File: flow/design.v
`timescale 1 ns / 1 ps
`default_nettype none
package bfp_pkg;
  function automatic logic [63:0] byte_reverse(input logic [63:0] din);
    for (int i = 0; i < 8; i++) begin
      byte_reverse[63-8*i-:8] = din[8*i+7-:8];
    end
  endfunction
endpackage
`timescale 1 ns / 1 ps
`default_nettype none
module fifo_srl #(
    parameter int ADDR_WIDTH = 4,
    parameter int DATA_WIDTH = 8
) (
    input logic clk,
    input logic rst,
    input logic  [DATA_WIDTH-1:0] din,
    input logic wr_en,
    output logic full,
    output logic [DATA_WIDTH-1:0] dout,
    output logic empty,
    input logic                   rd_en
);
  localparam int Depth = 2 ** ADDR_WIDTH;
  logic [DATA_WIDTH-1:0] srl   [Depth];
  logic [ADDR_WIDTH-1:0] addr;
  logic                  valid;
  assign full = &addr;
  always_ff @(posedge clk) begin
    if (wr_en && !full) begin
      srl[0] <= din;
      for (int i = 1; i < 16; i++) begin
        srl[i] <= srl[i-1];
      end
    end
  end
  assign dout = srl[addr];
  always_ff @(posedge clk) begin
    if (rst) begin
      addr <= '0;
    end else if (wr_en && ~rd_en && ~&addr && valid) begin
      addr <= addr + 1;
    end else if (rd_en && (&addr || (~wr_en && |addr))) begin
      addr <= addr - 1;
    end
  end
  always_ff @(posedge clk) begin
    if (rst) begin
      valid <= 1'b0;
    end else if (addr == '0 && wr_en) begin
      valid <= 1'b1;
    end else if (addr == '0 && ~wr_en && rd_en) begin
      valid <= 1'b0;
    end
  end
  assign empty = ~valid;
endmodule
`default_nettype wire
`timescale 1 ns / 1 ps
`default_nettype none
module bfp_comp_exp (
    input logic clk,
    input logic rst,
    input logic  [63:0] din_data,
    input logic din_valid,
    input logic din_sync,
    input logic din_last,
    output logic [63:0] dout_data,
    output logic [ 2:0] dout_state,
    output logic dout_valid,
    output logic dout_sync,
    output logic dout_last,
    input logic  [ 3:0] ud_iq_width
);
  function automatic logic [15:0] get_max2(input logic [15:0] din0, input logic [15:0] din1);
    logic [15:0] d0;
    logic [15:0] d1;
    d0 = din0[15] ? ~din0 : din0;
    d1 = din1[15] ? ~din1 : din1;
    get_max2 = d0 > d1 ? d0 : d1;
  endfunction
  function automatic logic [15:0] get_max4(input logic [15:0] din0, input logic [15:0] din1,
                                           input logic [15:0] din2, input logic [15:0] din3);
    logic [15:0] d0;
    logic [15:0] d1;
    d0 = get_max2(din0, din1);
    d1 = get_max2(din2, din3);
    get_max4 = d0 > d1 ? d0 : d1;
  endfunction
  function automatic logic [3:0] get_msb(input logic [15:0] din);
    get_msb = 0;
    for (int i = 1; i < 16; i++) begin
      if (din[i] ^ din[i-1]) get_msb = i;
    end
  endfunction
  function automatic logic [3:0] get_shift(input logic [3:0] msb, input logic [3:0] width);
    get_shift = width == 0 ? 0 : 15 - msb;
    get_shift = get_shift < 16 - width ? get_shift : 16 - width;
  endfunction
  function automatic logic [3:0] get_exp(input logic [3:0] msb, input logic [3:0] width);
    logic [4:0] temp;
    if (width == '0) begin
      temp = '0;
    end else begin
      temp = {1'b0, msb} - width + 1;
    end
    get_exp = temp[4] ? 0 : temp[3:0];
  endfunction
  function automatic logic [15:0] get_mask(input logic [3:0] w);
    logic [15:0] mask;
    case (w)
      0: mask = 16'h0000;
      1: mask = 16'h7FFF;
      2: mask = 16'h3FFF;
      3: mask = 16'h1FFF;
      4: mask = 16'h0FFF;
      5: mask = 16'h07FF;
      6: mask = 16'h03FF;
      7: mask = 16'h01FF;
      8: mask = 16'h00FF;
      9: mask = 16'h007F;
      10: mask = 16'h003F;
      11: mask = 16'h001F;
      12: mask = 16'h000F;
      13: mask = 16'h0007;
      14: mask = 16'h0003;
      default: mask = 16'h0001;
    endcase
    get_mask = mask;
  endfunction
  logic [15:0] data0  [4];
  logic [ 2:0] state0;
  generate
    for (genvar i = 0; i < 4; i++) begin : g_data0
      assign data0[i] = din_data[63-i*16-:16];
    end
  endgenerate
  always_ff @(posedge clk) begin
    if (rst || (din_valid && din_last)) begin
      state0 <= '0;
    end else if (din_valid) begin
      state0 <= state0 == 5 ? 0 : state0 + 1;
    end
  end
  logic [15:0] max1;
  logic [ 2:0] state1;
  logic        valid1;
  logic        last1;
  always_ff @(posedge clk) begin
    max1 <= get_max4(data0[0], data0[1], data0[2], data0[3]);
  end
  always_ff @(posedge clk) begin
    state1 <= state0;
    valid1 <= din_valid;
    last1  <= din_last;
  end
  logic [15:0] max2;
  logic [ 2:0] state2;
  logic [ 3:0] shift2;
  logic [ 3:0] exp2;
  logic        valid2;
  logic        last2;
  always_ff @(posedge clk) begin
    if (valid1) begin
      if (state1 == 0) begin
        max2 <= max1;
      end else begin
        max2 <= get_max2(max1, max2);
      end
    end
  end
  assign shift2 = get_shift(get_msb(max2), ud_iq_width);
  assign exp2   = get_exp(get_msb(max2), ud_iq_width);
  always_ff @(posedge clk) begin
    state2 <= state1;
    valid2 <= valid1;
    last2  <= last1;
  end
  logic [64:0] fifo3;
  logic [15:0] mask3;
  logic [15:0] data3  [4];
  logic [ 3:0] shift3;
  logic [ 3:0] exp3;
  logic [ 2:0] state3;
  logic        empty3;
  logic        valid3;
  logic        sync3;
  logic        last3;
  always_ff @(posedge clk) begin
    mask3 <= get_mask(ud_iq_width) >> 1;
  end
  generate
    for (genvar i = 0; i < 4; i++) begin : g_data3
      assign data3[i] = fifo3[63-i*16-:16];
    end
  endgenerate
  always_ff @(posedge clk) begin
    if (rst || (valid3 && last3)) begin
      state3 <= '0;
    end else if (~empty3 || valid3) begin
      state3 <= state3 == 5 ? 0 : state3 + 1;
    end
  end
  assign valid3 = ~empty3 || state3 > 0;
  always_ff @(posedge clk) begin
    if (rst) begin
      sync3 <= 1'b0;
    end else if (valid3 && last3) begin
      sync3 <= 1'b0;
    end else if (valid3) begin
      sync3 <= 1'b1;
    end
  end
  assign last3 = fifo3[64];
  logic [15:0] mask4;
  logic [15:0] data4  [4];
  logic [ 3:0] exp4;
  logic [ 2:0] state4;
  logic        valid4;
  logic        sync4;
  logic        last4;
  always_ff @(posedge clk) begin
    mask4 <= ~get_mask(ud_iq_width);
  end
  generate
    for (genvar i = 0; i < 4; i++) begin : g_data4
      always_ff @(posedge clk) begin
        data4[i] <= (data3[i] << shift3) | mask3;
      end
    end
  endgenerate
  always_ff @(posedge clk) begin
    exp4   <= exp3;
    state4 <= state3;
    valid4 <= valid3;
    sync4  <= sync3;
    last4  <= last3;
  end
  logic [63:0] data5_or;
  logic [63:0] data5_shift[4];
  logic [15:0] data5      [4];
  logic [ 6:0] shift5     [4];
  logic [ 3:0] exp5;
  logic [ 2:0] state5;
  logic        valid5;
  logic        sync5;
  logic        last5;
  generate
    for (genvar i = 0; i < 4; i++) begin : g_data5
      always_ff @(posedge clk) begin
        if (data4[i] == 16'h7FFF) begin
          data5[i] <= data4[i] & mask4;
        end else begin
          data5[i] <= (data4[i] + 1) & mask4;
        end
      end
      always_comb begin
        data5_shift[i] = {data5[i], 48'b0} >> shift5[i];
      end
    end
  endgenerate
  always_comb begin
    if (state5 == 0) begin
      data5_or = {4'b0, exp5, 56'b0};
    end else begin
      data5_or = 64'b0;
    end
    for (int i = 0; i < 4; i++) begin
      data5_or = data5_or | data5_shift[i];
    end
  end
  generate
    for (genvar i = 0; i < 4; i++) begin : g_shift5
      always_ff @(posedge clk) begin
        if (state4 == 0) begin
          shift5[i] <= i * ud_iq_width + 8;
        end else begin
          shift5[i] <= i * ud_iq_width;
        end
      end
    end
  endgenerate
  always_ff @(posedge clk) begin
    exp5   <= exp4;
    state5 <= state4;
    valid5 <= valid4;
    sync5  <= sync4;
    last5  <= last4;
  end
  always_ff @(posedge clk) begin
    dout_data  <= data5_or;
    dout_state <= state5;
    dout_sync  <= sync5;
    dout_valid <= valid5;
    dout_last  <= last5;
  end
  logic [7:0] exp_fifo_din;
  logic       exp_fifo_wr;
  logic [7:0] exp_fifo_dout;
  logic       exp_fifo_rd;
  assign exp_fifo_din = {shift2, exp2};
  assign exp_fifo_wr  = valid2 && (state2 == 5 || last2);
  assign exp_fifo_rd  = (state3 == 0);
  assign {shift3, exp3} = exp_fifo_dout;
  fifo_srl #(
      .DATA_WIDTH(8)
  ) i_exp_fifo (
      .clk  (clk),
      .rst  (rst),
      .din  (exp_fifo_din),
      .wr_en(exp_fifo_wr),
      .full (   ),
      .dout (exp_fifo_dout),
      .empty(empty3),
      .rd_en(exp_fifo_rd)
  );
  fifo_srl #(
      .DATA_WIDTH(65)
  ) i_data_fifo (
      .clk  (clk),
      .rst  (rst),
      .din  ({din_last, din_data}),
      .wr_en(din_valid),
      .full (   ),
      .dout (fifo3),
      .empty(   ),
      .rd_en(valid3)
  );
endmodule
`default_nettype wire
`timescale 1 ns / 1 ps
`default_nettype none
module bfp_comp_gearbox (
    input logic clk,
    input logic rst,
    input logic  [63:0] din_data,
    input logic  [ 2:0] din_state,
    input logic din_valid,
    input logic din_sync,
    input logic din_last,
    output logic [63:0] m_axis_tdata,
    output logic [ 7:0] m_axis_tkeep,
    output logic m_axis_tvalid,
    output logic m_axis_tlast,
    input logic [3:0] ud_iq_width
);
  logic [63:0] data_shift;
  logic [63:0] data_shift_f;
  logic [63:0] tdata;
  logic [63:0] tdata_f;
  logic [ 4:0] cnt;
  logic [ 4:0] cnt_next;
  logic [ 5:0] shift;
  logic        last_extend;
  assign {data_shift, data_shift_f} = {din_data, 64'b0} >> shift;
  always_ff @(posedge clk) begin
    if (rst) begin
      cnt <= '0;
    end else if (din_valid && din_last && cnt_next > 16) begin
      cnt <= cnt_next;
    end else if (din_valid && din_last) begin
      cnt <= '0;
    end else if (din_valid) begin
      cnt <= cnt_next;
    end else if (last_extend) begin
      cnt <= '0;
    end
  end
  always_comb begin
    if (din_state == 0) begin
      cnt_next = (cnt & 5'h0F) + 2 + ud_iq_width;
    end else begin
      cnt_next = (cnt & 5'h0F) + ud_iq_width;
    end
  end
  assign shift = {cnt[3:0], 2'b0};
  always_ff @(posedge clk) begin
    last_extend <= din_valid && din_last && (cnt_next > 16);
  end
  always_ff @(posedge clk) begin
    if (last_extend) begin
        tdata <= tdata_f | data_shift;
    end else if (din_valid) begin
      if (~din_sync) begin
        tdata <= data_shift;
      end else if (cnt[4]) begin
        tdata <= tdata_f | data_shift;
      end else begin
        tdata <= tdata | data_shift;
      end
    end
  end
  always_ff @(posedge clk) begin
    if (din_valid) begin
      tdata_f <= data_shift_f;
    end
  end
  assign m_axis_tdata  = bfp_pkg::byte_reverse(tdata);
  always_ff @(posedge clk) begin
    if (din_valid && din_last) begin
      m_axis_tvalid <= 1'b1;
    end else if (last_extend) begin
      m_axis_tvalid <= 1'b1;
    end else if (din_valid && cnt_next >= 16) begin
      m_axis_tvalid <= 1'b1;
    end else begin
      m_axis_tvalid <= 1'b0;
    end
  end
  always_ff @(posedge clk) begin
    if (din_valid && din_last && cnt_next <= 16) begin
      m_axis_tlast <= 1'b1;
    end else if (last_extend) begin
      m_axis_tlast <= 1'b1;
    end else if (din_valid) begin
      m_axis_tlast <= 1'b0;
    end
  end
  always_ff @(posedge clk) begin
    if (din_valid && din_last && cnt_next < 16) begin
      m_axis_tkeep <= 8'hFF >> (8 - shift / 8);
    end else if (last_extend) begin
      m_axis_tkeep <= 8'hFF >> (8 - shift / 8);
    end else if (din_valid) begin
      m_axis_tkeep <= 8'hFF;
    end
  end
endmodule
`default_nettype wire
`timescale 1 ns / 1 ps
`default_nettype none
module bfp_comp (
    input logic clk,
    input logic rst,
    input logic  [63:0] s_axis_tdata,
    input logic  [ 7:0] s_axis_tkeep,
    input logic s_axis_tvalid,
    input logic s_axis_tlast,
    input logic  [31:0] s_axis_tuser,
    output logic [63:0] m_axis_tdata,
    output logic [ 7:0] m_axis_tkeep,
    output logic m_axis_tvalid,
    output logic m_axis_tlast,
    output logic [31:0] m_axis_tuser,
    input logic  [ 3:0] ctrl_ud_comp_meth,
    input logic  [ 3:0] ctrl_ud_iq_width
);
  logic [63:0] s_axis_tdata_reversed;
  logic [63:0] data0;
  logic        valid0;
  logic        last0;
  logic [31:0] user0;
  logic        sync0;
  logic [ 3:0] ud_iq_width;
  logic [63:0] d0_data;
  logic [ 2:0] d0_state;
  logic        d0_valid;
  logic        d0_sync;
  logic        d0_last;
  logic [31:0] fifo_din;
  logic        fifo_wr;
  logic [31:0] fifo_dout;
  logic        fifo_rd;
  assign s_axis_tdata_reversed = bfp_pkg::byte_reverse(s_axis_tdata);
  always_ff @(posedge clk) begin
    data0  <= s_axis_tdata_reversed;
    valid0 <= s_axis_tvalid;
    last0  <= s_axis_tlast;
    user0  <= s_axis_tuser;
  end
  always_ff @(posedge clk) begin
    if (rst || (valid0 && last0)) begin
      sync0 <= 1'b0;
    end else if (valid0) begin
      sync0 <= 1'b1;
    end
  end
  assign fifo_din = user0;
  assign fifo_wr  = valid0 && ~sync0;
  assign fifo_rd  = d0_valid & ~d0_sync;
  always_ff @(posedge clk) begin
    if (fifo_rd) begin
      m_axis_tuser <= fifo_dout;
    end
  end
  always_ff @(posedge clk) begin
    if (ctrl_ud_comp_meth == 1) begin
      ud_iq_width <= ctrl_ud_iq_width;
    end else begin
      ud_iq_width <= '0;
    end
  end
  bfp_comp_exp i_exp (
      .clk        (clk),
      .rst        (rst),
      .din_data   (data0),
      .din_valid  (valid0),
      .din_sync   (sync0),
      .din_last   (last0),
      .dout_data  (d0_data),
      .dout_state (d0_state),
      .dout_valid (d0_valid),
      .dout_sync  (d0_sync),
      .dout_last  (d0_last),
      .ud_iq_width(ud_iq_width)
  );
  bfp_comp_gearbox i_gearbox (
      .clk          (clk),
      .rst          (rst),
      .din_data     (d0_data),
      .din_state    (d0_state),
      .din_valid    (d0_valid),
      .din_sync     (d0_sync),
      .din_last     (d0_last),
      .m_axis_tdata (m_axis_tdata),
      .m_axis_tkeep (m_axis_tkeep),
      .m_axis_tvalid(m_axis_tvalid),
      .m_axis_tlast (m_axis_tlast),
      .ud_iq_width  (ud_iq_width)
  );
  fifo_srl #(
      .DATA_WIDTH(32)
  ) i_user_fifo (
      .clk  (clk),
      .rst  (rst),
      .din  (fifo_din),
      .wr_en(fifo_wr),
      .full (   ),
      .dout (fifo_dout),
      .empty(   ),
      .rd_en(fifo_rd)
  );
endmodule
`default_nettype wire
File: flow/config.mk
export PLATFORM = sky130hd
export DESIGN_NAME = bfp_comp
export DESIGN_NICKNAME = bfp_comp
export VERILOG_FILES = /design/flow/design.v
export SDC_FILE = /design/flow/constraint.sdc
export NUM_CORES = 4
export LEC_CHECK = 0
export CAP_MARGIN = 20
export CORE_MARGIN = 2
export CORE_UTILIZATION = 59
export GPL_ROUTABILITY_DRIVEN = 0
export GPL_TIMING_DRIVEN = 1
export PLACE_DENSITY_LB_ADDON = 0.2
export SLEW_MARGIN = 20
File: flow/run.sh
#!/bin/bash
# the make line also repeats each setting of config.mk as NAME=value (left out here)
make -C /OpenROAD-flow-scripts/flow DESIGN_CONFIG=/design/flow/config.mk WORK_HOME=/design/flow/orfs CLKGATE_MAP_FILE= finish
File: flow/constraint.sdc
create_clock -name core_clock -period 8.98 [get_ports {clk}]
set_input_delay 1.7960 -clock core_clock [delete_from_list [all_inputs] [get_ports {clk}]]
set_output_delay 1.7960 -clock core_clock [all_outputs]
set_load 0.01 [all_outputs]
==> results of run 1 <==
==> routing by layer <==
metal	routed length (microns)	vias to the layer above	global-route usage	share of wire
met5	31	-	0	0.00012
met3	28000	700	0.0673	0.11
li1	-	26100	-	-
met1	101000	30100	0.440	0.39
met2	116000	4020	0.467	0.45
met4	13100	4	0.142	0.051
==> metrics by stage <==
stage               hold WS [ps]  power [mW]  instances  setup slack (ps)
floorplan                    310        18.4       6553             -9210
global placement             312        20.7       8543              3250
detailed placement           312        20.8       8547              3250
CTS                          328        30.2       8961              3220
global route                 341        31.3       8968              2830
finish                       325        30.3       8969              3190
==> cell type report <==
type | instances | area share
Timing Repair Buffer | 348 | 0.0313
Sequential cell | 2294 | 0.615
Clock buffer | 290 | 0.0569
Tap cell | 2072 | 0.0247
Inverter | 159 | 0.00570
Antenna cell | 6 | 0.000143
Clock inverter | 124 | 0.0131
Multi-Input combinational cell | 3676 | 0.253
==> impl_metrics.csv, run 1 <==
group,metric,value,unit
logic_synthesis,synthMuxAreaShare,0.0560,
pwr,pwr.group.clock,9.40,mW
detailed_routing,viasPerCell,6.78,
clocking,postCtsHoldBufs,0,
logic_synthesis,syn_area,93700,sq um
pwr,p_clk_frac,0.310,
setup_path,path_class,"reg -> reg",
setup_path,crit_top_cell,"a21o_1",
die,die_area,162000,sq um
clocking,cts_max_level,4,
detailed_routing,drc_errors,0,
setup_path,r2r-end,"i_exp.max1[14]$_DFF_P_",
sta,period_needed,5790,ps
finish,area_growth,12.1,%
logic_synthesis,netlist.area_leader.share,0.596,
detailed_routing,wl_per_cell,28.7,microns
die,die_w,402,microns
logic_synthesis,yosysCellCount,6553,
sta,setup_viol,0,
pwr,irDropWorstVdd,0.243,mV
setup_path,worstSetupPathDepth,20,
status,status,"no timing/DRC/antenna violations",
finish,combGateArea,26600,sq um
setup_path,timing.rr.start,"data0[63]$_DFF_P_",
pwr,internal_power,20.8,mW
min_path,holdCritPathClass,"reg -> reg",
setup_path,reg2reg_slack,3190,ps
setup_path,crit_start,"data0[63]$_DFF_P_",
setup_path,max_stage_delay,940,ps
logic_synthesis,yosys-top-cells-area,"edfxtp_1, dfxtp_1, mux2i_1, a22oi_1, nand2_1",
logic_synthesis,syn_avg_cell_area,14.3,sq um
sta,rsz0062_at_grt,"no",
logic_synthesis,synth_cells,6553,
setup_path,cp_max_fo,17,
logic_synthesis,xor_area_frac,0.0114,
logic_synthesis,top_area_cell,"edfxtp_1",
setup_path,worst_r2r_path_depth,20,
clocking,clock_latency,890,ps
global_route,antenna_found_initial,12,
min_path,min_to,"i_exp.dout_sync$_DFF_P_",
logic_synthesis,fp_nets,6787,
logic_synthesis,ys_area,93700,sq um
finish,seq_area,64600,sq um
setup_path,cp.arrival,6510,ps
die,num_rows,146,
clocking,cts_root_buf,"clkbuf_16",
setup_path,critPathLaunchType,"flip-flop",
global_route,grt_pass1_wl,377000,microns
placement,place_area,97600,sq um
finish,nets,6932,
job,tool_warnings,72,
sta,tns,0,ps
pwr,power_density,289,nW/um^2
setup_path,crit_family,"AND-OR/OR-AND gates",
sta,finalHoldViolCount,0,
setup_path,timing.critical_path.slowest_stage_cell,"dfxtp_1",
pwr,p_comb,7.11,mW
sta,tightest_slew,1200,ps
job,max-cap-violations,0,
pwr,p_sw,9.50,mW
global_route,grtUsageTotal,0.312,
detailed_routing,drt_iter0_drc,8812,
global_route,grt_pass1_vias,58200,
setup_path,cp_cell_sequence,"xor2_1 -> ha_1 -> nand3_1 -> or2_2 -> nor2_1 -> nand3_1 -> and3b_1 -> a21oi_4 -> mux2i_1 -> inv_1 -> ha_1 -> a21o_1 -> a21o_1 -> a21o_1 -> a21oi_1 -> o211ai_1 -> a2111oi_0 -> nor2_1 -> buf_4 -> mux2i_1",
setup_path,endpoint,"i_exp.max1[14]$_DFF_P_",
detailed_routing,vias,60800,
pwr,p_comb_frac,0.234,
pwr,top_power_group,"sequential cells",
logic_synthesis,yosys-top-cells-count,"edfxtp_1, nand2_1, dfxtp_1",
pwr,p_leak,36.9,nW
global_route,overflow,0,
logic_synthesis,topCombFamilyByArea,"AND-OR/OR-AND gates",
clocking,postCtsSetupBuffers,0,
clocking,cts_tree,"yes",
logic_synthesis,adder_share,0.0164,
die,ios,222,
setup_path,path_buffers,2,
min_path,min_from,"i_exp.sync5$_DFF_P_",
die,die_y,402,microns
logic_synthesis,seq_area_frac_synth,0.689,
die,core_area,158000,sq um
logic_synthesis,ys_warn_count,15,
pwr,switching_share,0.313,
logic_synthesis,simple_gate_share,0.0646,
finish,fillers,11000,
finish,final_core_utilization,0.665,
placement,numPortBuffers,213,
global_route,grt_max_degree,217,
pwr,pg_seq,13.8,mW
clocking,clkSinkCount,2294,
logic_synthesis,synthArstFlopShare,0,
finish,design_area,105000,sq um
logic_synthesis,edf_count,1859,
sta,max_freq,0.173,GHz
sta,skew,63.4,ps
detailed_routing,drt_first_pass_iters,11,
logic_synthesis,synth_cell_types,103,
sta,slew_viol_final,0,
setup_path,crit_required,9690,ps
pwr,seqPwrFrac,0.455,
setup_path,end_kind,"flip-flop",
sta,period_used_share,0.645,
logic_synthesis,ys_ff,2294,
clocking,cts_resized,0,
clocking,cts.reportedPaths.clkPinSlew,60,ps
detailed_routing,antenna_left,0,
logic_synthesis,top_cell,"edfxtp_1",
placement,dp_hpwl,165000,microns
min_path,min_path_cells,0,
sta,slew_headroom,0.198,
clocking,cts_inserted_buffers,219,
clocking,cts_buffer_depth,3,
detailed_routing,finalWirelength,257000,microns
die,floorplan.core_util,0.593,
logic_synthesis,dominantRegCellSynth,"edfxtp_1",
logic_synthesis,ys_sh_aoi,0.134,
==> run 2: changes to the inputs <==
- ABC_AREA: unset -> 0
- CAP_MARGIN: 20 -> 15
- CORE_UTILIZATION: 59 -> 70
- CTS_CLUSTER_DIAMETER: unset -> 215
- GPL_ROUTABILITY_DRIVEN: 0 -> unset
- GPL_TIMING_DRIVEN: 1 -> unset
- PLACE_DENSITY_LB_ADDON: 0.2 -> unset
- SETUP_SLACK_MARGIN: unset -> 1.04
- clock period: 8.98 -> 3.58 ns (I/O delays scaled with it)
==> run 2 against run 1 <==
  * Highest routed layer unchanged
  * Synthesized cell count unchanged
  * Sequential power grew to 2.6 times the previous value
  * Critical path depth increased by 5
  * Worst setup slack got worse by 4200 ps
  * Routed wire length up 40%
  * The layout now fails its checks (negative setup slack)
  * Global-route usage rose by 16 points
  * Fmax rose by 26%
  * Sequential share of layout area down 5.4 points
  * Utilization up 20 points
  * Clock skew up 12 ps
==> impl_metrics.csv, run 2 <==
group,metric,value,unit
logic_synthesis,dominantRegCellSynth,"edfxtp_1",
setup_path,reg2reg_slack,-1010,ps
clocking,cts.reportedPaths.clkPinSlew,70,ps
die,die_area,137000,sq um
logic_synthesis,syn_avg_cell_area,14.3,sq um
min_path,min_path_cells,1,
sta,setup_viol,46,
finish,final_core_utilization,0.865,
sta,tightest_slew,1220,ps
finish,area_growth,23.0,%
clocking,postCtsHoldBufs,0,
pwr,p_clk_frac,0.274,
clocking,cts_buffer_depth,3,
logic_synthesis,seq_area_frac_synth,0.689,
setup_path,timing.critical_path.slowest_stage_cell,"dfxtp_4",
setup_path,worst_r2r_path_depth,25,
detailed_routing,antenna_left,0,
setup_path,timing.rr.start,"data0[15]$_DFF_P_",
logic_synthesis,topCombFamilyByArea,"AND-OR/OR-AND gates",
setup_path,path_class,"reg -> reg",
setup_path,crit_required,4360,ps
pwr,p_sw,31.0,mW
sta,slew_headroom,0.188,
placement,gp_congestion,0.987,
logic_synthesis,ys_ff,2294,
clocking,cts_inserted_buffers,212,
setup_path,end_kind,"flip-flop",
sta,slew_viol_final,0,
clocking,cts_tree,"yes",
sta,skew,75.2,ps
setup_path,cp_max_fo,7,
logic_synthesis,synthMuxAreaShare,0.0560,
job,tool_warnings,74,
pwr,p_comb_frac,0.327,
setup_path,r2r-end,"i_exp.max1[8]$_DFF_P_",
global_route,grtUsageTotal,0.473,
clocking,cts_max_level,4,
pwr,pg_seq,35.3,mW
detailed_routing,finalWirelength,359000,microns
global_route,overflow,0,
placement,place_ws,-980,ps
pwr,seqPwrFrac,0.400,
global_route,grt_max_degree,130,
global_route,antenna_found_initial,20,
logic_synthesis,adder_share,0.0164,
status,failed_checks,"negative setup slack",
pwr,internal_power,57.3,mW
die,ios,222,
clocking,clock_latency,900,ps
logic_synthesis,synthArstFlopShare,0,
die,num_rows,134,
logic_synthesis,syn_area,93700,sq um
pwr,p_leak,41.5,nW
logic_synthesis,top_cell,"edfxtp_1",
pwr,power_density,766,nW/um^2
logic_synthesis,synth_cells,6553,
min_path,min_to,"user0[8]$_DFF_P_",
pwr,p_comb,28.8,mW
sta,rsz0062_at_grt,"yes",
detailed_routing,drc_errors,0,
placement,numPortBuffers,213,
logic_synthesis,yosys-top-cells-count,"edfxtp_1, nand2_1, dfxtp_1",
logic_synthesis,simple_gate_share,0.0646,
clocking,cts_root_buf,"clkbuf_16",
logic_synthesis,fp_nets,6787,
die,die_w,370,microns
setup_path,critPathLaunchType,"flip-flop",
sta,period_used_share,1.28,
setup_path,max_stage_delay,360,ps
min_path,holdCritPathClass,"in -> reg",
logic_synthesis,yosys-top-cells-area,"edfxtp_1, dfxtp_1, mux2i_1, a22oi_1, nand2_1",
logic_synthesis,yosysCellCount,6553,
job,max-cap-violations,0,
placement,dp_hpwl,192000,microns
pwr,top_power_group,"sequential cells",
sta,max_freq,0.218,GHz
detailed_routing,wl_per_cell,38.4,microns
setup_path,crit_start,"data0[15]$_DFF_P_",
detailed_routing,viasPerCell,7.76,
die,floorplan.core_util,0.704,
detailed_routing,drt_iter0_drc,14900,
setup_path,path_buffers,7,
detailed_routing,drt_first_pass_iters,13,
global_route,grt_pass1_wl,468000,microns
status,status,"complete, but fails checks",
clocking,clkSinkCount,2294,
die,die_y,370,microns
logic_synthesis,ys_area,93700,sq um
global_route,grt_pass1_vias,68200,
min_path,min_from,"s_axis_tuser[8]",
setup_path,crit_top_cell,"a21oi_2",
logic_synthesis,ys_sh_aoi,0.134,
finish,nets,7618,
die,core_area,133000,sq um
sta,period_needed,4590,ps
logic_synthesis,top_area_cell,"edfxtp_1",
logic_synthesis,ys_warn_count,15,
setup_path,crit_family,"AND-OR/OR-AND gates",
pwr,switching_share,0.351,
finish,fillers,5174,
detailed_routing,vias,72600,
setup_path,worstSetupPathDepth,25,
logic_synthesis,xor_area_frac,0.0114,
logic_synthesis,synth_cell_types,103,
sta,finalHoldViolCount,0,
setup_path,cp.arrival,5370,ps
logic_synthesis,netlist.area_leader.share,0.596,
setup_path,endpoint,"i_exp.max1[8]$_DFF_P_",
pwr,irDropWorstVdd,0.853,mV
sta,finalWorstSetupSlack,-1010,ps
logic_synthesis,edf_count,1859,
pwr,pwr.group.clock,24.1,mW
## run 2: area by class of cell
type,count,area (sq um),area share
antenna,16,40.0,0.000348
sequential,2294,64600,0.561
clock buffer,282,5880,0.0510
multi-input combinational,3678,29800,0.259
tap,1768,2210,0.0192
timing repair buffer,1039,10700,0.0931
inverter,159,623,0.00541
clock inverter,114,1280,0.0111
## run 2: per-layer routing
layer  GRT usage  share of wire
met3       0.131           0.16
met1       0.577           0.29
met5           0        0.00026
met2       0.720           0.43
met4       0.364           0.11
## run 2: metrics by stage
stage	total power, mW	instances	hold WS, ps	setup TNS, ps	instance area [sq um]
2_1_floorplan	46.2	6553	310	-	93700
3_3_place_gp	54.6	8666	312	-13970	101000
3_5_place_dp	55.0	8666	312	-14200	101000
4_1_cts	82.1	9245	259	-10480	113000
5_1_grt	89.2	9335	273	-17920	115000
6_report	88.2	9350	281	-16870	115000
## run 2: repair_timing
| action | CTS | global route |
|---|---|---|
| resized | 572 | 365 |
| setup endpoints to repair | 310 | 1528 |
| hold endpoints to repair | 0 | 0 |
| pin swaps | 262 | 191 |
| cloned | 12 | 9 |
| setup buffers | 171 | 80 |
==> run 3: changes to the inputs <==
- CTS_CLUSTER_DIAMETER: 215 -> 205
- MAX_ROUTING_LAYER: unset -> met5
- PLACE_DENSITY_LB_ADDON: unset -> 0.01
- SETUP_SLACK_MARGIN: 1.04 -> 0.97
- clock period: 3.58 -> 3.36 ns (I/O delays scaled with it)
==> run 3 against run 2 <==
  * Still fails the layout checks on negative setup slack
  * Design area up 1.6%
  * Synthesized area is the same
  * Routed wire length grew 0.57%
  * Non-clock buffer count up 156
  * Flip-flop count unchanged
  * Critical endpoint is now i_exp.max1[14]$_DFF_P_
  * Largest cell class unchanged
==> impl_metrics.csv, run 3 <==
group,metric,value,unit
status,status,"complete, but fails checks",
status,failed_checks,"negative setup slack",
setup_path,critPathLaunchType,"flip-flop",
setup_path,crit_family,"AND-OR/OR-AND gates",
setup_path,crit_start,"data0[47]$_DFF_P_",
sta,period_used_share,1.37,
placement,numPortBuffers,213,
die,die_area,137000,sq um
detailed_routing,antenna_left,0,
detailed_routing,drc_errors,0,
sta,tns,-26760,ps
detailed_routing,drt_first_pass_iters,12,
detailed_routing,drt_iter0_drc,15700,
logic_synthesis,dominantRegCellSynth,"edfxtp_1",
global_route,met3_usage,0.117,
setup_path,cp.arrival,5420,ps
setup_path,crit_top_cell,"a21o_1",
clocking,cts_max_level,4,
finish,design_area,117000,sq um
placement,gp_congestion,1.07,
logic_synthesis,fp_nets,6787,
sta,max_freq,0.216,GHz
die,ios,222,
die,die_y,370,microns
global_route,grt_use_met1,0.571,
clocking,cts_root_buf,"clkbuf_16",
sta,period_needed,4620,ps
clocking,cts.reportedPaths.clkPinSlew,60,ps
sta,skew,81.1,ps
job,tool_warnings,72,
setup_path,path_class,"reg -> reg",
setup_path,cp_cell_sequence,"buf_12 -> xnor2_2 -> ha_4 -> buf_4 -> a21o_1 -> a21oi_1 -> o221ai_2 -> a21oi_4 -> mux2i_1 -> inv_1 -> ha_1 -> a21o_1 -> a21o_1 -> a21o_1 -> a21oi_2 -> o211ai_1 -> a2111oi_4 -> nor2_4 -> buf_12 -> mux2i_1",
pwr,p_clk_frac,0.269,
global_route,grt_pass1_vias,68300,
clocking,clkSinkCount,2294,
logic_synthesis,ys_sh_aoi,0.134,
logic_synthesis,synth_cell_types,103,
detailed_routing,vias,73500,
pwr,pwr.group.clock,25.6,mW
die,num_rows,134,
setup_path,worstSetupPathDepth,20,
job,max-cap-violations,0,
logic_synthesis,yosysCellCount,6553,
logic_synthesis,syn_area,93700,sq um
logic_synthesis,synthArstFlopShare,0,
clocking,cts_tree,"yes",
pwr,p_leak,42.4,nW
pwr,switching_share,0.350,
logic_synthesis,xor_area_frac,0.0114,
setup_path,endpoint,"i_exp.max1[14]$_DFF_P_",
logic_synthesis,top_area_cell,"edfxtp_1",
sta,setup_viol,58,
min_path,min_path_cells,1,
logic_synthesis,ys_ff,2294,
pwr,top_power_group,"sequential cells",
sta,whs,226,ps
global_route,grtUsageMet2,0.715,
setup_path,max_stage_delay,370,ps
pwr,p_comb,32.1,mW
finish,area_growth,25.0,%
logic_synthesis,edf_count,1859,
die,core_area,133000,sq um
finish,final_core_utilization,0.879,
logic_synthesis,simple_gate_share,0.0646,
setup_path,r2r-end,"i_exp.max1[14]$_DFF_P_",
min_path,holdCritPathClass,"in -> reg",
pwr,seqPwrFrac,0.394,
logic_synthesis,seq_area_frac_synth,0.689,
pwr,internal_power,61.8,mW
global_route,grt_max_degree,130,
logic_synthesis,synthMuxAreaShare,0.0560,
setup_path,reg2reg_slack,-1260,ps
min_path,min_to,"data0[21]$_DFF_P_",
sta,rsz0062_at_grt,"yes",
sta,slew_viol_final,0,
logic_synthesis,syn_avg_cell_area,14.3,sq um
pwr,pg_seq,37.4,mW
detailed_routing,wl_per_cell,37.9,microns
logic_synthesis,netlist.area_leader.share,0.596,
logic_synthesis,topCombFamilyByArea,"AND-OR/OR-AND gates",
setup_path,worst_r2r_path_depth,20,
sta,tightest_slew,1060,ps
setup_path,timing.rr.start,"data0[47]$_DFF_P_",
logic_synthesis,yosys-top-cells-count,"edfxtp_1, nand2_1, dfxtp_1",
logic_synthesis,ys_warn_count,15,
sta,finalHoldViolCount,0,
die,die_w,370,microns
logic_synthesis,adder_share,0.0164,
placement,place_area,102000,sq um
die,floorplan.core_util,0.704,
global_route,antenna_found_initial,19,
logic_synthesis,synth_cells,6553,
sta,finalWorstSetupSlack,-1260,ps
logic_synthesis,yosys-top-cells-area,"edfxtp_1, dfxtp_1, mux2i_1, a22oi_1, nand2_1",
logic_synthesis,ys_area,93700,sq um
sta,slew_headroom,0.292,
finish,fillers,4904,
setup_path,end_kind,"flip-flop",
logic_synthesis,top_cell,"edfxtp_1",
pwr,finalPower,95.1,mW
clocking,cts_buffer_depth,3,
pwr,irDropWorstVdd,0.787,mV
finish,nets,7776,
clocking,postCtsHoldBufs,0,
pwr,p_sw,33.3,mW
setup_path,cp_max_fo,8,
placement,dp_hpwl,192000,microns
setup_path,crit_required,4160,ps
clocking,cts_inserted_buffers,215,
global_route,overflow,0,
global_route,grt-busiest-layer,"met2",
pwr,power_density,812,nW/um^2
global_route,grtUsageTotal,0.466,
global_route,grt_pass1_wl,464000,microns
setup_path,timing.critical_path.slowest_stage_cell,"dfxtp_4",
detailed_routing,viasPerCell,7.72,
setup_path,path_buffers,4,
detailed_routing,finalWirelength,361000,microns
min_path,min_from,"s_axis_tdata[45]",
pwr,p_comb_frac,0.337,
clocking,clock_latency,890,ps
## run 3: stage by stage
stage	worst slack, ps	cells
finish	-1260	9524
global placement	-1160	8786
detailed placement	-1310	8786
floorplan	-14830	6553
CTS	-906	9353
global route	-1350	9503
## run 3: routing by layer
| layer | vias up | share of wire |
|---|---|---|
| met3 | 2750 | 0.15 |
| met1 | 34400 | 0.29 |
| met4 | 14 | 0.12 |
| met5 | - | 0.00028 |
| met2 | 8565 | 0.44 |
| li1 | 27800 | - |
## run 3: what timing repair did
action / 4_1_cts / 5_1_grt
setup endpoints to repair: 1641 / 1835
resized: 644 / 408
gates cloned: 19 / 7
pin swaps: 254 / 213
setup buffers: 139 / 142
## run 3: final cells by class
cell class	instances	area [sq um]	share of cell area
clock buffers	297	5980	0.0511
inverters	159	627	0.00535
clock inverters	112	1220	0.0104
multi-input cells	3677	30400	0.260
diodes	22	55.1	0.000470
flip-flops and latches	2294	64600	0.552
repair buffers	1195	12000	0.102
well taps	1768	2210	0.0189
==> run 4: changes to the inputs <==
- ABC_AREA: 0 -> unset
- CAP_MARGIN: 15 -> 20
- CORE_UTILIZATION: 70 -> 72
- CTS_CLUSTER_DIAMETER: 205 -> 399
- CTS_CLUSTER_SIZE: unset -> 10
- HOLD_SLACK_MARGIN: unset -> 0.3
- MAX_ROUTING_LAYER: met5 -> unset
- PLACE_DENSITY_LB_ADDON: 0.01 -> unset
- SETUP_SLACK_MARGIN: 0.97 -> unset
- TNS_END_PERCENT: unset -> 5
- clock period: 3.36 -> 1.94 ns (I/O delays scaled with it)
==> run 4 against run 3 <==
  * The flow now stops in global routing (5_1_grt)
  * Synthesized cell count stayed put
  * Die size is 2.7% lower
  * Synthesized area stayed put
==> impl_metrics.csv, run 4 <==
group,metric,value,unit
logic_synthesis,simple_gate_share,0.0646,
logic_synthesis,synth_cell_types,103,
logic_synthesis,adder_share,0.0164,
status,status,"stopped before the end",
logic_synthesis,xor_area_frac,0.0114,
clocking,cts_buffer_depth,4,
logic_synthesis,dominantRegCellSynth,"edfxtp_1",
global_route,grtUsageTotal,0.987,
logic_synthesis,top_cell,"edfxtp_1",
logic_synthesis,synth_cells,6553,
logic_synthesis,topCombFamilyByArea,"AND-OR/OR-AND gates",
die,num_rows,132,
placement,numPortBuffers,213,
placement,gp_congestion,1.07,
placement,place_area,110000,sq um
clocking,clkSinkCount,2294,
clocking,cts_max_level,5,
logic_synthesis,ys_area,93700,sq um
logic_synthesis,netlist.area_leader.share,0.596,
placement,dp_hpwl,239000,microns
logic_synthesis,syn_avg_cell_area,14.3,sq um
clocking,cts_inserted_buffers,279,
die,core_area,129000,sq um
die,die_area,133000,sq um
die,die_y,365,microns
status,haltStage,"global routing (5_1_grt)",
logic_synthesis,ys_warn_count,15,
logic_synthesis,yosys-top-cells-area,"edfxtp_1, dfxtp_1, mux2i_1, a22oi_1, nand2_1",
logic_synthesis,ys_sh_aoi,0.134,
logic_synthesis,syn_area,93700,sq um
placement,placedCellCount,9768,
die,ios,222,
logic_synthesis,seq_area_frac_synth,0.689,
clocking,cts_root_buf,"clkbuf_16",
logic_synthesis,yosysCellCount,6553,
logic_synthesis,ys_ff,2294,
logic_synthesis,synthMuxAreaShare,0.0560,
die,die_w,365,microns
global_route,overflow,7551,
logic_synthesis,fp_nets,6787,
logic_synthesis,yosys-top-cells-count,"edfxtp_1, nand2_1, dfxtp_1",
logic_synthesis,top_area_cell,"edfxtp_1",
logic_synthesis,synthArstFlopShare,0,
die,floorplan.core_util,0.724,
status,error,"[ERROR GRT-0116] Global routing finished with congestion. Check the congestion regions in the DRC Viewer.",
logic_synthesis,edf_count,1859,
==> run 4: what timing repair did <==
action,4_1_cts
setup endpoints to repair,2100
hold buffers,104
cloned,10
gates resized,747
endpoints found under the hold margin,109
setup buffers,195
pin swaps,266
==> run 4: per-layer routing <==
| metal | GRT overflow | global-route usage |
|---|---|---|
| met1 | 301 | 0.916 |
| met2 | 5036 | 1.16 |
| met3 | 356 | 0.853 |
| met4 | 1810 | 1.06 |
| met5 | 48 | 0.666 |
==> run 4: through the flow <==
step | setup slack (ps) | TNS, ps
4_1_cts | -2750 | -1492290
2_1_floorplan | -16250 | -
3_3_place_gp | -2470 | -772040
3_5_place_dp | -2690 | -941890
==> run 5: changes to the inputs <==
- ABC_AREA: unset -> 0
- CORE_UTILIZATION: 72 -> 70
- CTS_CLUSTER_DIAMETER: 399 -> 246
- CTS_CLUSTER_SIZE: 10 -> unset
- HOLD_SLACK_MARGIN: 0.3 -> unset
- PLACE_DENSITY_LB_ADDON: unset -> 0.01
- SETUP_SLACK_MARGIN: unset -> 1.0
- TNS_END_PERCENT: 5 -> unset
- clock period: 1.94 -> 3.38 ns (I/O delays scaled with it)
==> run 5 against run 4 <==
  * The layout now fails its checks (negative setup slack)
  * Die size is 2.8% higher
  * Synthesized cell count stayed put
  * Synthesized area unchanged
==> impl_metrics.csv, run 5 <==
group,metric,value,unit
status,status,"complete, but fails checks",
status,failed_checks,"negative setup slack",
detailed_routing,drt_first_pass_iters,10,
logic_synthesis,simple_gate_share,0.0646,
clocking,cts.reportedPaths.clkPinSlew,60,ps
logic_synthesis,edf_count,1859,
detailed_routing,wl_per_cell,37.2,microns
pwr,p_leak,41.6,nW
die,ios,222,
setup_path,path_class,"reg -> reg",
clocking,cts_tree,"yes",
die,floorplan.core_util,0.704,
logic_synthesis,synth_cells,6553,
sta,slew_viol_final,0,
global_route,antenna_found_initial,19,
logic_synthesis,synthArstFlopShare,0,
sta,rsz0062_at_grt,"yes",
job,max-cap-violations,0,
logic_synthesis,ys_area,93700,sq um
logic_synthesis,ys_warn_count,15,
setup_path,timing.rr.start,"data0[47]$_DFF_P_",
finish,area_growth,22.9,%
logic_synthesis,syn_area,93700,sq um
setup_path,crit_family,"AND-OR/OR-AND gates",
sta,skew,80.7,ps
finish,nets,7665,
finish,fillers,5278,
pwr,internal_power,61.0,mW
logic_synthesis,dominantRegCellSynth,"edfxtp_1",
sta,slew_headroom,0.314,
die,num_rows,134,
sta,period_used_share,1.30,
setup_path,end_kind,"flip-flop",
placement,place_area,102000,sq um
pwr,switching_share,0.348,
sta,finalHoldViolCount,0,
setup_path,cp_cell_sequence,"clkbuf_16 -> xnor2_1 -> ha_1 -> a21o_1 -> a21o_1 -> a21oi_1 -> o221ai_2 -> a21oi_4 -> buf_6 -> buf_6 -> mux2i_2 -> inv_1 -> ha_4 -> a21o_1 -> a21o_1 -> a21oi_2 -> o211ai_1 -> o21ai_1 -> nor2_4 -> clkbuf_16 -> mux2i_1",
pwr,p_clk_frac,0.273,
detailed_routing,viasPerCell,7.67,
logic_synthesis,adder_share,0.0164,
global_route,grt_pass1_wl,454000,microns
pwr,seqPwrFrac,0.398,
clocking,cts_root_buf,"clkbuf_16",
min_path,min_path_cells,1,
setup_path,worstSetupPathDepth,21,
die,die_area,137000,sq um
setup_path,crit_top_cell,"a21o_1",
sta,period_needed,4410,ps
placement,gp_congestion,1.02,
setup_path,endpoint,"i_exp.max1[13]$_DFF_P_",
placement,dp_hpwl,192000,microns
clocking,postCtsHoldBufs,0,
sta,tns,-21290,ps
logic_synthesis,fp_nets,6787,
logic_synthesis,ys_sh_aoi,0.134,
logic_synthesis,yosysCellCount,6553,
placement,numPortBuffers,213,
logic_synthesis,top_cell,"edfxtp_1",
logic_synthesis,yosys-top-cells-count,"edfxtp_1, nand2_1, dfxtp_1",
logic_synthesis,synth_cell_types,103,
setup_path,worst_r2r_path_depth,21,
detailed_routing,finalWirelength,349000,microns
finish,final_core_utilization,0.865,
pwr,pg_seq,37.2,mW
logic_synthesis,seq_area_frac_synth,0.689,
sta,finalWorstSetupSlack,-1030,ps
die,core_area,133000,sq um
setup_path,cp.arrival,5180,ps
sta,setup_viol,64,
logic_synthesis,ys_ff,2294,
logic_synthesis,netlist.area_leader.share,0.596,
global_route,grtUsageTotal,0.455,
logic_synthesis,syn_avg_cell_area,14.3,sq um
global_route,overflow,0,
detailed_routing,antenna_left,0,
detailed_routing,drc_errors,0,
pwr,top_power_group,"sequential cells",
sta,max_freq,0.227,GHz
logic_synthesis,xor_area_frac,0.0114,
pwr,finalPower,93.6,mW
detailed_routing,drt_iter0_drc,15200,
clocking,clock_latency,870,ps
logic_synthesis,synthMuxAreaShare,0.0560,
clocking,cts_inserted_buffers,211,
pwr,p_comb,30.8,mW
setup_path,path_buffers,5,
setup_path,crit_required,4150,ps
min_path,min_to,"user0[23]$_DFF_P_",
pwr,irDropWorstVdd,0.636,mV
setup_path,cp_max_fo,7,
min_path,min_from,"s_axis_tuser[23]",
logic_synthesis,yosys-top-cells-area,"edfxtp_1, dfxtp_1, mux2i_1, a22oi_1, nand2_1",
setup_path,critPathLaunchType,"flip-flop",
pwr,p_sw,32.6,mW
clocking,clkSinkCount,2294,
clocking,cts_buffer_depth,3,
logic_synthesis,top_area_cell,"edfxtp_1",
setup_path,timing.critical_path.slowest_stage_cell,"o211ai_1",
detailed_routing,vias,72100,
logic_synthesis,topCombFamilyByArea,"AND-OR/OR-AND gates",
clocking,cts_max_level,4,
pwr,p_comb_frac,0.330,
setup_path,max_stage_delay,410,ps
global_route,grt_max_degree,130,
die,die_y,370,microns
setup_path,reg2reg_slack,-1030,ps
setup_path,crit_start,"data0[47]$_DFF_P_",
job,tool_warnings,75,
die,die_w,370,microns
finish,design_area,115000,sq um
global_route,grt_pass1_vias,67400,
pwr,power_density,813,nW/um^2
min_path,holdCritPathClass,"in -> reg",
pwr,pwr.group.clock,25.5,mW
sta,tightest_slew,1030,ps
setup_path,r2r-end,"i_exp.max1[13]$_DFF_P_",
run 5: layer usage:
metal	vias to the layer above	wire [microns]	track usage
met2	8196	154000	0.710
met3	2500	52300	0.109
li1	27500	-	-
met1	33800	104000	0.560
met4	14	38400	0.337
met5	-	90	0
run 5: timing repair:
action                                  4_1_cts  5_1_grt
buffers inserted                            103      114
pin swaps                                   190      166
resized                                     410      342
endpoints found under the setup margin     1748     1957
gates cloned                                 10       12
run 5: through the flow:
step	setup slack [ps]	hold slack [ps]	instances
final	-1030	250	9391
after global routing	-1220	234	9381
after CTS	-868	223	9253
after detailed placement	-1180	313	8747
after global placement	-1140	310	8747
after floorplan	-14810	310	6553
run 5: area by class of cell:
class	instances	area [sq um]	share of cell area
Antenna cell	12	30.0	0.000261
Clock buffer	285	5990	0.0520
Clock inverter	108	1210	0.0105
Inverter	159	627	0.00545
Multi-Input combinational cell	3678	29600	0.257
Sequential cell	2294	64600	0.561
Tap cell	1768	2210	0.0192
Timing Repair Buffer	1086	10800	0.0942
Timing Repair inverter	1	5.00	0.0000435
==> run 6: changes to the inputs <==
- ABC_AREA: 0 -> unset
- CELL_PAD_IN_SITES_GLOBAL_PLACEMENT: unset -> 1
- CORE_ASPECT_RATIO: unset -> 1.19
- CORE_MARGIN: 2 -> 5
- CORE_UTILIZATION: 70 -> 40
- CTS_CLUSTER_DIAMETER: 246 -> unset
- GPL_TIMING_DRIVEN: unset -> 0
- MIN_ROUTING_LAYER: unset -> met2
- PLACE_DENSITY_LB_ADDON: 0.01 -> unset
- SLEW_MARGIN: 20 -> 10
- clock period: 3.38 -> 3.64 ns (I/O delays scaled with it)
==> run 6 against run 5 <==
  * Still fails the layout checks on negative setup slack
  * Synthesized area unchanged
  * Combinational power decreased by 8.1%
  * First-iteration DRC count increased by 50%
  * Clock skew increased by 25 ps
  * Clock-buffer cell count increased by 22
  * Worst setup slack got worse by 94 ps
  * Largest cell class unchanged
  * Sequential share of layout area decreased by 0.88 points
  * Synthesized cell count unchanged
  * Design area increased by 1.6%
  * Final cell count increased by 14%
  * Critical path depth increased by 2
  * Die size increased by 78%
==> impl_metrics.csv, run 6 <==
group,metric,value,unit
status,status,"complete, but fails checks",
status,failed_checks,"negative setup slack",
pwr,p_leak,41.2,nW
setup_path,max_stage_delay,330,ps
setup_path,r2r-end,"i_exp.max1[7]$_DFF_P_",
logic_synthesis,netlist.area_leader.share,0.596,
sta,tns,-16280,ps
logic_synthesis,adder_share,0.0164,
pwr,p_comb_frac,0.321,
setup_path,critPathLaunchType,"flip-flop",
logic_synthesis,yosysCellCount,6553,
logic_synthesis,fp_nets,6787,
sta,rsz0062_at_grt,"yes",
logic_synthesis,ys_sh_aoi,0.134,
sta,slew_viol_final,0,
die,die_area,244000,sq um
detailed_routing,viasPerCell,8.07,
global_route,grt_pass1_wl,528000,microns
logic_synthesis,dominantRegCellSynth,"edfxtp_1",
clocking,clock_latency,930,ps
logic_synthesis,yosys-top-cells-area,"edfxtp_1, dfxtp_1, mux2i_1, a22oi_1, nand2_1",
die,core_area,233000,sq um
logic_synthesis,seq_area_frac_synth,0.689,
logic_synthesis,top_cell,"edfxtp_1",
setup_path,cp_cell_sequence,"buf_8 -> buf_12 -> xor2_1 -> ha_1 -> nand3_1 -> or2_4 -> nor2_4 -> nand3_2 -> and3b_1 -> a21oi_4 -> buf_12 -> mux2i_4 -> inv_2 -> ha_4 -> a21o_1 -> a21o_1 -> a21o_1 -> a21oi_2 -> o211ai_1 -> a2111oi_4 -> nor2_4 -> clkbuf_16 -> mux2i_4",
pwr,p_clk_frac,0.290,
setup_path,crit_start,"data0[63]$_DFF_P_",
setup_path,worstSetupPathDepth,23,
setup_path,crit_family,"AND-OR/OR-AND gates",
sta,slew_headroom,0.148,
setup_path,worst_r2r_path_depth,23,
detailed_routing,vias,86600,
placement,numPortBuffers,212,
min_path,min_to,"data0[48]$_DFF_P_",
logic_synthesis,xor_area_frac,0.0114,
setup_path,timing.rr.start,"data0[63]$_DFF_P_",
setup_path,endpoint,"i_exp.max1[7]$_DFF_P_",
pwr,p_comb,28.3,mW
detailed_routing,drt_first_pass_iters,13,
setup_path,path_buffers,5,
sta,max_freq,0.210,GHz
pwr,power_density,752,nW/um^2
die,ios,222,
logic_synthesis,ys_ff,2294,
detailed_routing,drt_iter0_drc,22800,
detailed_routing,wl_per_cell,36.8,microns
logic_synthesis,synth_cell_types,103,
sta,skew,106,ps
sta,tightest_slew,1260,ps
placement,dp_hpwl,278000,microns
pwr,seqPwrFrac,0.389,
job,max-cap-violations,0,
sta,setup_viol,15,
die,num_rows,193,
sta,period_needed,4760,ps
global_route,grt_pass1_vias,96400,
clocking,postCtsHoldBufs,0,
pwr,pg_seq,34.2,mW
pwr,pwr.group.clock,25.5,mW
die,die_y,538,microns
logic_synthesis,topCombFamilyByArea,"AND-OR/OR-AND gates",
job,tool_warnings,64,
finish,nets,7595,
pwr,irDropWorstVdd,0.515,mV
placement,gp_congestion,1.05,
logic_synthesis,top_area_cell,"edfxtp_1",
detailed_routing,antenna_left,0,
sta,period_used_share,1.31,
die,die_w,454,microns
global_route,grt_max_degree,60,
logic_synthesis,edf_count,1859,
clocking,cts_buffer_depth,4,
global_route,overflow,0,
logic_synthesis,synth_cells,6553,
min_path,min_from,"s_axis_tdata[8]",
global_route,antenna_found_initial,3,
clocking,cts_root_buf,"clkbuf_16",
clocking,cts_max_level,4,
logic_synthesis,syn_avg_cell_area,14.3,sq um
setup_path,crit_top_cell,"a21o_1",
setup_path,reg2reg_slack,-1120,ps
pwr,internal_power,56.7,mW
logic_synthesis,yosys-top-cells-count,"edfxtp_1, nand2_1, dfxtp_1",
pwr,switching_share,0.355,
placement,place_area,102000,sq um
clocking,cts.reportedPaths.clkPinSlew,70,ps
logic_synthesis,ys_area,93700,sq um
setup_path,path_class,"reg -> reg",
global_route,grtUsageTotal,0.460,
logic_synthesis,synthMuxAreaShare,0.0560,
setup_path,crit_required,4420,ps
detailed_routing,drc_errors,0,
detailed_routing,finalWirelength,395000,microns
clocking,cts_inserted_buffers,239,
logic_synthesis,synthArstFlopShare,0,
setup_path,cp_max_fo,6,
sta,finalHoldViolCount,0,
clocking,cts_tree,"yes",
finish,area_growth,24.8,%
logic_synthesis,simple_gate_share,0.0646,
min_path,holdCritPathClass,"in -> reg",
clocking,clkSinkCount,2294,
logic_synthesis,syn_area,93700,sq um
setup_path,cp.arrival,5550,ps
setup_path,timing.critical_path.slowest_stage_cell,"dfxtp_2",
setup_path,end_kind,"flip-flop",
min_path,min_path_cells,1,
pwr,top_power_group,"sequential cells",
logic_synthesis,ys_warn_count,15,
die,floorplan.core_util,0.402,
pwr,p_sw,31.3,mW
sta,finalWorstSetupSlack,-1120,ps
finish,design_area,117000,sq um
==> run 6: metal layers <==
metal  global-route usage  up-vias  share of wire
met4                0.184       97           0.14
met3                0.542     3647           0.37
met2                0.565    28100           0.48
met5                0.111        -         0.0076
li1                     -    27300              -
met1                    -    27400              0
==> run 6: metrics by stage <==
step           hold slack [ps]  setup WS [ps]  power [mW]  utilization  instances
2_1_floorplan              310         -14550        45.4            -       6553
3_3_place_gp               312         -21920        56.1        0.429       9885
3_5_place_dp               312          -2840        55.8        0.437      10000
4_1_cts                    195           -948        84.7        0.492      10600
5_1_grt                    218          -1250        89.9        0.502      10700
6_report                   227          -1120        88.0        0.502      10700
==> run 6: timing repair <==
action                                   CTS  global route
endpoints found under the setup margin  1273          1380
gates cloned                               2            22
pin swaps                                109            60
setup buffers                            126            88
gates resized                            952           235
==> run 6: layout make-up <==
type,count,area (sq um)
clock buffer,307,6550
antenna,47,118
inverter,159,632
tap,3120,3900
sequential,2294,64600
timing repair buffer,567,6670
buffer,424,3910
fill,20100,116000
clock inverter,129,1260
multi-input combinational,3676,29300
==> run 7: changes to the inputs <==
- CELL_PAD_IN_SITES_GLOBAL_PLACEMENT: 1 -> unset
- CORE_ASPECT_RATIO: 1.19 -> unset
- CORE_MARGIN: 5 -> 2
- CORE_UTILIZATION: 40 -> 72
- GPL_TIMING_DRIVEN: 0 -> unset
- MIN_ROUTING_LAYER: met2 -> unset
- SETUP_SLACK_MARGIN: 1.0 -> 0.77
- SLEW_MARGIN: 10 -> 20
- clock period: 3.64 -> 3.84 ns (I/O delays scaled with it)
==> run 7 against run 6 <==
  * Worst setup slack better by 590 ps
  * Clock skew is 35 ps lower
  * Utilization is 37 points higher
  * Sequential power is 5% lower
  * Die size is 45% lower
  * Clock-buffer cell count is 24 lower
  * Critical path type unchanged
  * Still fails the layout checks on negative setup slack
  * Global-route usage is 2.3 points lower
  * Synthesized area stayed put
==> impl_metrics.csv, run 7 <==
group,metric,value,unit
pwr,p_leak,40.3,nW
setup_path,r2r-end,"i_exp.max1[6]$_DFF_P_",
logic_synthesis,top_area_cell,"edfxtp_1",
setup_path,end_kind,"flip-flop",
setup_path,critPathLaunchType,"flip-flop",
die,die_y,365,microns
sta,max_freq,0.229,GHz
finish,fillers,5438,
logic_synthesis,synthArstFlopShare,0,
pwr,p_sw,26.6,mW
finish,area_growth,19.8,%
logic_synthesis,synth_cell_types,103,
sta,period_needed,4370,ps
logic_synthesis,netlist.area_leader.share,0.596,
logic_synthesis,xor_area_frac,0.0114,
pwr,p_comb_frac,0.313,
clocking,clkSinkCount,2294,
global_route,overflow,0,
logic_synthesis,synthMuxAreaShare,0.0560,
logic_synthesis,ys_area,93700,sq um
placement,numPortBuffers,213,
status,failed_checks,"negative setup slack",
setup_path,cp.arrival,5160,ps
logic_synthesis,ys_sh_aoi,0.134,
global_route,grt_pass1_vias,64300,
sta,slew_viol_final,0,
detailed_routing,drt_iter0_drc,12800,
setup_path,cp_max_fo,8,
pwr,irDropWorstVdd,0.532,mV
min_path,min_path_cells,0,
global_route,grtUsageTotal,0.436,
die,ios,222,
logic_synthesis,yosysCellCount,6553,
setup_path,crit_family,"AND-OR/OR-AND gates",
sta,period_used_share,1.14,
die,num_rows,132,
global_route,grt_pass1_wl,422000,microns
pwr,internal_power,52.9,mW
sta,tns,-7630,ps
min_path,min_from,"i_exp.state4[0]$_DFF_P_",
clocking,cts_inserted_buffers,213,
detailed_routing,antenna_left,0,
job,max-cap-violations,0,
clocking,cts.reportedPaths.clkPinSlew,70,ps
clocking,cts_max_level,4,
placement,gp_congestion,1.07,
logic_synthesis,syn_avg_cell_area,14.3,sq um
logic_synthesis,ys_warn_count,15,
logic_synthesis,edf_count,1859,
die,core_area,129000,sq um
pwr,pwr.group.clock,22.0,mW
setup_path,crit_start,"data0[47]$_DFF_P_",
logic_synthesis,seq_area_frac_synth,0.689,
logic_synthesis,top_cell,"edfxtp_1",
logic_synthesis,synth_cells,6553,
setup_path,path_buffers,7,
die,die_w,365,microns
setup_path,worst_r2r_path_depth,24,
detailed_routing,drc_errors,0,
logic_synthesis,yosys-top-cells-area,"edfxtp_1, dfxtp_1, mux2i_1, a22oi_1, nand2_1",
logic_synthesis,syn_area,93700,sq um
pwr,power_density,708,nW/um^2
min_path,min_to,"i_exp.state5[0]$_DFF_P_",
setup_path,endpoint,"i_exp.max1[6]$_DFF_P_",
logic_synthesis,adder_share,0.0164,
die,die_area,133000,sq um
detailed_routing,viasPerCell,7.36,
finish,nets,7490,
pwr,p_comb,24.9,mW
detailed_routing,finalWirelength,308000,microns
logic_synthesis,topCombFamilyByArea,"AND-OR/OR-AND gates",
detailed_routing,drt_first_pass_iters,14,
pwr,pg_seq,32.6,mW
setup_path,crit_top_cell,"a21o_1",
setup_path,worstSetupPathDepth,24,
die,floorplan.core_util,0.724,
setup_path,max_stage_delay,370,ps
logic_synthesis,dominantRegCellSynth,"edfxtp_1",
logic_synthesis,fp_nets,6787,
pwr,switching_share,0.335,
clocking,cts_root_buf,"clkbuf_16",
global_route,antenna_found_initial,7,
setup_path,timing.rr.start,"data0[47]$_DFF_P_",
status,status,"complete, but fails checks",
pwr,seqPwrFrac,0.410,
sta,rsz0062_at_grt,"yes",
detailed_routing,vias,67700,
global_route,grt_max_degree,162,
setup_path,timing.critical_path.slowest_stage_cell,"dfxtp_4",
job,tool_warnings,78,
clocking,cts_buffer_depth,3,
clocking,clock_latency,900,ps
detailed_routing,wl_per_cell,33.5,microns
logic_synthesis,simple_gate_share,0.0646,
sta,skew,70.7,ps
sta,tightest_slew,1110,ps
placement,dp_hpwl,182000,microns
sta,setup_viol,15,
setup_path,cp_cell_sequence,"buf_16 -> buf_4 -> xnor2_1 -> ha_1 -> nand4_1 -> nor2_4 -> nand3_2 -> and3b_2 -> a21oi_4 -> buf_12 -> buf_8 -> mux2i_2 -> inv_1 -> ha_1 -> a21o_1 -> a21o_1 -> a21o_1 -> a21oi_1 -> o211ai_1 -> a2111oi_2 -> nor2_2 -> buf_4 -> buf_12 -> mux2i_2",
clocking,cts_tree,"yes",
logic_synthesis,ys_ff,2294,
setup_path,reg2reg_slack,-530,ps
placement,place_ws,-674,ps
pwr,top_power_group,"sequential cells",
pwr,p_clk_frac,0.277,
sta,slew_headroom,0.257,
pwr,finalPower,79.5,mW
min_path,holdCritPathClass,"reg -> reg",
sta,finalHoldViolCount,0,
setup_path,crit_required,4630,ps
setup_path,path_class,"reg -> reg",
logic_synthesis,yosys-top-cells-count,"edfxtp_1, nand2_1, dfxtp_1",
sta,finalWorstSetupSlack,-532,ps
run 7: metal layers:
| layer | up-vias | wire (microns) | global-route usage |
|---|---|---|---|
| li1 | 27200 | - | - |
| met1 | 32300 | 98500 | 0.548 |
| met2 | 6541 | 137000 | 0.662 |
| met3 | 1613 | 42500 | 0.108 |
| met4 | 8 | 29700 | 0.330 |
| met5 | - | 77 | 0 |
run 7: repair_timing:
item / 4_1_cts / 5_1_grt
resized: 291 / 291
buffers inserted: 111 / 61
hold endpoints to repair: 0 / 0
cloned: 8 / 2
hold buffers: 0 / 0
pin swaps: 106 / 113
endpoints found under the setup margin: 103 / 115
run 7: per-stage QoR:
stage / hold slack, ps / cells / utilization / cell area [sq um]
after floorplan: 310 / 6553 / - / 93700
after global placement: 310 / 8601 / 0.777 / 101000
after detailed placement: 312 / 8601 / 0.777 / 101000
after CTS: 282 / 9122 / 0.853 / 110000
after global routing: 309 / 9186 / 0.868 / 112000
final: 292 / 9190 / 0.868 / 112000
run 7: layout make-up:
type,instances,area (sq um),share of cell area
Sequential cell,2294,64600,0.575
Multi-Input combinational cell,3678,28800,0.257
Timing Repair Buffer,910,8760,0.0780
Clock buffer,283,5870,0.0523
Tap cell,1742,2180,0.0194
Clock inverter,119,1360,0.0122
Inverter,159,621,0.00553
Antenna cell,5,12.5,0.000111
==> run 8: changes to the inputs <==
- ABC_AREA: unset -> 0
- CTS_CLUSTER_SIZE: unset -> 15
- HOLD_SLACK_MARGIN: unset -> 0.3
- PLACE_DENSITY_LB_ADDON: unset -> 0.01
- TNS_END_PERCENT: unset -> 40
==> run 8 against run 7 <==
  * Still fails the layout checks on negative setup slack
  * Sequential share of layout area decreased by 0.59 points
  * Design area increased by 1.0%
  * Clock skew decreased by 3.4 ps
  * Register-to-register slack got worse by 110 ps
  * Critical path depth decreased by 2
  * Synthesized cell count unchanged
  * Final cell count increased by 0.51%
  * Die size unchanged
  * Total power increased by 1.3%
  * Worst setup slack got worse by 110 ps
  * Highest routed layer unchanged
==> impl_metrics.csv, run 8 <==
group,metric,value,unit
status,status,"complete, but fails checks",
status,failed_checks,"negative setup slack",
clocking,cts_root_buf,"clkbuf_16",
sta,whs,315,ps
finish,seq_area,64600,sq um
setup_path,cp_max_fo,8,
setup_path,path_buffers,4,
setup_path,worstSetupPathDepth,22,
pwr,p_leak,40.8,nW
detailed_routing,drc_errors,0,
logic_synthesis,ys_area,93700,sq um
logic_synthesis,top_cell,"edfxtp_1",
min_path,min_from,"s_axis_tdata[10]",
setup_path,worst_r2r_path_depth,22,
global_route,grt_pass1_vias,66300,
logic_synthesis,synthMuxAreaShare,0.0560,
clocking,clock_latency,920,ps
pwr,p_sw,27.9,mW
setup_path,r2r-end,"i_exp.max1[2]$_DFF_P_",
pwr,power_density,710,nW/um^2
clocking,cts_inserted_buffers,211,
sta,finalWorstSetupSlack,-646,ps
logic_synthesis,ys_ff,2294,
global_route,grt_max_degree,168,
sta,tightest_slew,1090,ps
logic_synthesis,seq_area_frac_synth,0.689,
logic_synthesis,synth_cells,6553,
setup_path,reg2reg_slack,-650,ps
detailed_routing,drt_first_pass_iters,17,
pwr,p_comb_frac,0.321,
detailed_routing,vias,71000,
die,die_w,365,microns
logic_synthesis,dominantRegCellSynth,"edfxtp_1",
sta,skew,67.4,ps
logic_synthesis,edf_count,1859,
global_route,antenna_found_initial,26,
pwr,irDropWorstVdd,0.619,mV
min_path,min_path_cells,1,
logic_synthesis,netlist.area_leader.share,0.596,
finish,nets,7523,
detailed_routing,wl_per_cell,36.6,microns
setup_path,timing.rr.start,"data0[63]$_DFF_P_",
sta,max_freq,0.223,GHz
logic_synthesis,ys_warn_count,15,
finish,fillers,4992,
pwr,switching_share,0.347,
job,tool_warnings,88,
logic_synthesis,yosys-top-cells-area,"edfxtp_1, dfxtp_1, mux2i_1, a22oi_1, nand2_1",
pwr,p_comb,25.8,mW
sta,setup_viol,15,
placement,place_ws,-708,ps
detailed_routing,viasPerCell,7.68,
die,ios,222,
setup_path,crit_required,4650,ps
clocking,cts_buffer_depth,3,
setup_path,critPathLaunchType,"flip-flop",
die,num_rows,132,
placement,gp_congestion,1.09,
pwr,top_power_group,"sequential cells",
sta,finalHoldViolCount,0,
setup_path,path_class,"reg -> reg",
logic_synthesis,yosysCellCount,6553,
global_route,overflow,0,
global_route,grt_pass1_wl,447000,microns
sta,slew_viol_final,0,
placement,dp_hpwl,182000,microns
finish,combGateArea,29300,sq um
detailed_routing,finalWirelength,338000,microns
logic_synthesis,syn_avg_cell_area,14.3,sq um
pwr,pg_seq,32.8,mW
logic_synthesis,ys_sh_aoi,0.134,
clocking,clkSinkCount,2294,
setup_path,crit_start,"data0[63]$_DFF_P_",
clocking,cts.reportedPaths.clkPinSlew,70,ps
finish,instances_no_fill,9237,
setup_path,max_stage_delay,360,ps
setup_path,cp.arrival,5290,ps
sta,period_needed,4490,ps
logic_synthesis,xor_area_frac,0.0114,
clocking,cts_tree,"yes",
detailed_routing,drt_iter0_drc,15800,
sta,rsz0062_at_grt,"yes",
finish,area_growth,21.0,%
finish,final_core_utilization,0.877,
logic_synthesis,syn_area,93700,sq um
pwr,p_clk_frac,0.272,
min_path,holdCritPathClass,"in -> reg",
pwr,seqPwrFrac,0.407,
setup_path,timing.critical_path.slowest_stage_cell,"dfxtp_4",
setup_path,endpoint,"i_exp.max1[2]$_DFF_P_",
logic_synthesis,simple_gate_share,0.0646,
placement,placedCellCount,8591,
pwr,internal_power,52.6,mW
logic_synthesis,fp_nets,6787,
logic_synthesis,adder_share,0.0164,
job,max-cap-violations,0,
logic_synthesis,synth_cell_types,103,
clocking,cts_max_level,4,
die,die_area,133000,sq um
pwr,pwr.group.clock,21.9,mW
setup_path,cp_cell_sequence,"buf_12 -> xor2_1 -> ha_1 -> nand4_1 -> or2_4 -> nor2_4 -> nand3_2 -> and3b_2 -> a21oi_4 -> buf_6 -> mux2_4 -> inv_2 -> ha_4 -> nor2b_4 -> o21a_1 -> o21a_1 -> o211ai_1 -> a21oi_1 -> a2111oi_2 -> nor2_2 -> buf_12 -> mux2i_2",
global_route,grtUsageTotal,0.466,
logic_synthesis,synthArstFlopShare,0,
die,core_area,129000,sq um
clocking,postCtsHoldBufs,0,
placement,numPortBuffers,213,
setup_path,end_kind,"flip-flop",
logic_synthesis,yosys-top-cells-count,"edfxtp_1, nand2_1, dfxtp_1",
detailed_routing,antenna_left,0,
logic_synthesis,topCombFamilyByArea,"AND-OR/OR-AND gates",
sta,period_used_share,1.17,
logic_synthesis,top_area_cell,"edfxtp_1",
min_path,min_to,"data0[50]$_DFF_P_",
die,die_y,365,microns
die,floorplan.core_util,0.724,
setup_path,crit_family,"AND-OR/OR-AND gates",
sta,slew_headroom,0.273,
## run 8: timing repair
action / 4_1_cts / 5_1_grt
cloned: 12 / 4
pin swaps: 176 / 168
setup endpoints to repair: 111 / 208
resized: 410 / 321
setup buffers: 140 / 70
## run 8: layout make-up
cell class                      count  area share
Clock inverter                    107     0.00919
Clock buffer                      295      0.0523
Antenna cell                       17    0.000375
Tap cell                         1742      0.0192
Sequential cell                  2294       0.570
Inverter                          159     0.00542
Multi-Input combinational cell   3677       0.259
Timing Repair Buffer              946      0.0851
## run 8: through the flow
step | cell area, sq um | TNS, ps | total power, mW
floorplan | 93700 | - | 43.1
global placement | 101000 | -9720 | 50.6
detailed placement | 101000 | -9930 | 51.0
CTS | 111000 | -7440 | 75.0
global route | 113000 | -11910 | 81.5
finish | 113000 | -9260 | 80.5
## run 8: layer usage
layer	track usage	wire length, microns	vias up	part of all wire
li1	-	-	27300	-
met1	0.566	99800	33200	0.30
met2	0.696	147000	7963	0.44
met3	0.138	52200	2481	0.15
met4	0.382	38500	18	0.11
met5	0	146	-	0.00043
Power is estimated from default activity; no workload was simulated.
